// top
module top(
  input clk,
  input rst_n,
  input din_rx,
  output dout_tx_s1,
  output dout_tx_s2,
  output [31:0] addr_tx_s1,
  output [31:0] addr_tx_s2
    );
Size: roughly 2700 cells after synthesis, about 69 I/O pins, about 20000 um2 of cells after synthesis.
Settings: LEC_CHECK=0, ABC_AREA=1, CAP_MARGIN=10, CORE_MARGIN=2, CORE_UTILIZATION=70, CTS_CLUSTER_DIAMETER=28, HOLD_SLACK_MARGIN=-0.07, SETUP_SLACK_MARGIN=0.58, SLEW_MARGIN=20; clock period 2.27 ns.
run.sh (not shown) runs the stock make flow with config.mk's settings and CLKGATE_MAP_FILE=.
The baseline ended with an error in global routing on GRT-0232.
==> next run, changes <==
--- a/flow/config.mk
+++ b/flow/config.mk
@@ -12,3 +12,3 @@
-export CTS_CLUSTER_DIAMETER = 28
-export HOLD_SLACK_MARGIN = -0.07
-export SETUP_SLACK_MARGIN = 0.58
+export CTS_CLUSTER_DIAMETER = 65
+export HOLD_SLACK_MARGIN = -0.1
+export SETUP_SLACK_MARGIN = -0.13
What happened: With this change the flow reached the layout checks and failed them: negative setup slack; synthesized area stays the same; die area does not change; synthesized cell count does not change.

Setup of v23:
top again, from the RTL that the note above started with.
make LEC_CHECK=0 CAP_MARGIN=20 CORE_MARGIN=2 CORE_UTILIZATION=72 CTS_CLUSTER_DIAMETER=392 GPL_TIMING_DRIVEN=1 HOLD_SLACK_MARGIN=-0.08 MAX_ROUTING_LAYER=met4 MIN_ROUTING_LAYER=met1 SLEW_MARGIN=20 finish   # period 2.96 ns
v23: all stages done; final checks FAILED (setup timing).
Relative to v23, the following input files were edited for v52:
- HOLD_SLACK_MARGIN: -0.08 -> unset
- MIN_ROUTING_LAYER: met1 -> unset
- CTS_CLUSTER_DIAMETER: 392 -> unset
- GPL_TIMING_DRIVEN: 1 -> unset
- PLACE_DENSITY: unset -> 0.6
- MAX_ROUTING_LAYER: met4 -> unset
- CORE_UTILIZATION: 72 -> 68
- the clock period (ns, I/O delays scaled along): 2.96 -> 3.42
==> results <==
v52 went all the way through synthesis, placement and routing and the layout is clean on timing, DRC and antenna. Against v23, v52 comes in 4.4 points lower on pre-placement core utilization. The global-route usage reported for v52 is smaller than that of v23 by 3.8 points. Comparing clock tree skew after final layout for v52 and v23, the smaller number came from v23. Diff v23 -> v52 | y dimension of the die | increase of 2.8%. Total number of placement rows ends up lower on v23. Re ratio of total power to cell area: v52 is 67 nW/um^2 down on v23. Via count of the routed design, v52 and v23, higher one = v23. Peak clock frequency supported by timing: v52 < v23. Share of the final layout cell area in multi-input gates across v52 and v23: no real change.
### v52 -> v49
- CORE_UTILIZATION: 68 -> 60
- ABC_AREA: unset -> 1
- the clock period (ns, I/O delays scaled along): 3.42 -> 3.45
## What came out
- The final layout from v49, which completed every stage, passed the timing, DRC and antenna checks at the end of the flow.
- Against v52, via count in v49 rose by more than 10%.
- Sort v49 and v52 by design area, ascending, and v52 comes first.
- For v49, the worst setup path startpoint was dut1.count1[0]$_SDFFE_PN0P_, unlike v52, where it was dut1.count2[1]$_SDFFE_PN0P_.
- v52 → v49: area of the synthesized netlist per yosys stat shows an increase of 1600 um^2; total power draw higher; fraction of area in non-clock buffers shows an increase of 0.53 points.
- On first-pass detailed-route iteration total: between v49 and v52, it ends up higher for v49.
- v52 ended up with dut1.paddr_m[5]$_SDFFE_PN0P_ as its worst setup path endpoint; v49 ended up with dut1.pwdata_m[24]$_SDFFE_PN0P_.
- Looking at routability congestion estimate from global placement, v49 sits below v52.
- Cell count of the worst hold path | v49 above v52
The following lists how v39 was set up differently from v49:
- an added CTS_CLUSTER_SIZE of 98
- a change of CORE_UTILIZATION from 60 to 68
- a change of the clock period (ns, I/O delays scaled along) from 3.45 to 2.83
v39 had finished all stages when the layout checks came back failing, citing setup timing. v39 has leakage power above what v49 had. Post-layout minimum cycle time: v49 and v39 compared, lower one is v39. Delta(total length of routed met3 wires, v39 - v49) > 0. Delta (v39 minus v49): routed wire length now larger, non-clock buffer count up 36%. Relative to v49, clock power increased by about 12% in v39. Looking at combinational cell power across v49 and v39, the one that comes out lower is v49. Re largest fanout on the critical path: v49 was higher than v39.

top again, from the RTL that the note above started with.
==> flow/config.mk <==
export PLATFORM = sky130hd
export DESIGN_NAME = top
export DESIGN_NICKNAME = top
export VERILOG_FILES = /design/flow/design.v
export SDC_FILE = /design/flow/constraint.sdc
export NUM_CORES = 4
export LEC_CHECK = 0
export ABC_AREA = 0
export CAP_MARGIN = 5
export CELL_PAD_IN_SITES_DETAIL_PLACEMENT = 2
export CELL_PAD_IN_SITES_GLOBAL_PLACEMENT = 2
export CORE_MARGIN = 3
export CORE_UTILIZATION = 40
export CTS_CLUSTER_SIZE = 36
export GPL_ROUTABILITY_DRIVEN = 1
export GPL_TIMING_DRIVEN = 0
export HOLD_SLACK_MARGIN = -0.01
export MIN_ROUTING_LAYER = met1
export PLACE_DENSITY_LB_ADDON = 0.11
export SETUP_SLACK_MARGIN = 1.21
export SLEW_MARGIN = 30
export TNS_END_PERCENT = 85
==> flow/constraint.sdc <==
create_clock -name core_clock -period 5.0 [get_ports {clk}]
set_input_delay 1.0000 -clock core_clock [delete_from_list [all_inputs] [get_ports {clk}]]
set_output_delay 1.0000 -clock core_clock [all_outputs]
set_load 0.01 [all_outputs]
The first run finished with timing, DRC and antenna clean.
Change:
ABC_AREA = not set   (was 0)
CAP_MARGIN = 20   (was 5)
CELL_PAD_IN_SITES_DETAIL_PLACEMENT = not set   (was 2)
CELL_PAD_IN_SITES_GLOBAL_PLACEMENT = not set   (was 2)
CORE_MARGIN = 2   (was 3)
CORE_UTILIZATION = 22   (was 40)
CTS_CLUSTER_SIZE = not set   (was 36)
GPL_ROUTABILITY_DRIVEN = not set   (was 1)
GPL_TIMING_DRIVEN = not set   (was 0)
HOLD_SLACK_MARGIN = not set   (was -0.01)
MIN_ROUTING_LAYER = not set   (was met1)
PLACE_DENSITY = 0.6   (was not set)
PLACE_DENSITY_LB_ADDON = not set   (was 0.11)
SETUP_SLACK_MARGIN = not set   (was 1.21)
SLEW_MARGIN = 20   (was 30)
TNS_END_PERCENT = not set   (was 85)
clock period = 4.09 ns   (was 5.0 ns; I/O delays follow)
The new run finished with timing, DRC and antenna clean.
Setup slack degrades by 0.86 ns.
Non-clock buffer count drops by 116.
Final cell count grows by 13%.
Die size climbs by 77%.
Change:
CORE_UTILIZATION = 70   (was 22)
CTS_CLUSTER_SIZE = 35   (was not set)
PLACE_DENSITY = not set   (was 0.6)
SETUP_SLACK_MARGIN = 0.26   (was not set)
clock period = 4.03 ns   (was 4.09 ns; I/O delays follow)
Result:
- power grows slightly
- global-route usage grows by 20 points
- non-clock buffer count grows by 3
Change:
ABC_AREA = 1   (was not set)
CAP_MARGIN = 10   (was 20)
CTS_CLUSTER_DIAMETER = 353   (was not set)
CTS_CLUSTER_SIZE = not set   (was 35)
SETUP_SLACK_MARGIN = -0.13   (was 0.26)
clock period = 2.27 ns   (was 4.03 ns; I/O delays follow)
The new run ran to the end with violations: negative setup slack.
Clock power rises by well over a third.
Die size rises by a little under a tenth.
Area after synthesis climbs by a little under a tenth.
Via count rises by a quarter to a third.
Power increases by well over a third.
Sequential share of layout area is lower by 6.6 points.
Global-route usage climbs by 5.7 points.
Cell count rose by a quarter to a third.
Cell area is higher by about a fifth.
Count of clock-buffer cells in the layout shrinks by 2.
First-iteration DRC count rises by well over a third.
Change:
ABC_AREA = not set   (was 1)
CAP_MARGIN = 20   (was 10)
CORE_UTILIZATION = 64   (was 70)
CTS_CLUSTER_DIAMETER = not set   (was 353)
SETUP_SLACK_MARGIN = 0.76   (was -0.13)
clock period = 4.03 ns   (was 2.27 ns; I/O delays follow)
=> This time the run completed with no timing, DRC or antenna violations; routed wire length came out lower by 25%; utilization drops by 13 points; setup slack gets better by 1.5 ns; design area shrinks by 13%; die size increases by 0.57%; total power shrinks by 46%; sequential share of layout area went up by 6.0 points; final cell count falls by 25%; first-iteration DRC count came out lower by 54%; global-route usage is lower by 8.2 points; register-to-register slack improves by 1.5 ns.
Change:
CORE_UTILIZATION = 72   (was 64)
CTS_CLUSTER_DIAMETER = 45   (was not set)
CTS_CLUSTER_SIZE = 72   (was not set)
PLACE_DENSITY_LB_ADDON = 0.01   (was not set)
SETUP_SLACK_MARGIN = 0.84   (was 0.76)
clock period = 3.26 ns   (was 4.03 ns; I/O delays follow)
Routed wire length came out higher slightly; die area came out lower by roughly a tenth; sequential power increases by a quarter to a third; maximum frequency rises by a few percent; area after synthesis is unchanged; sequential share of layout area decreases by 0.10 points; final area is higher slightly; worst hold slack improves by 0.0066 ns.
Power figures rest on the tool's default switching activity, not on a simulated workload.
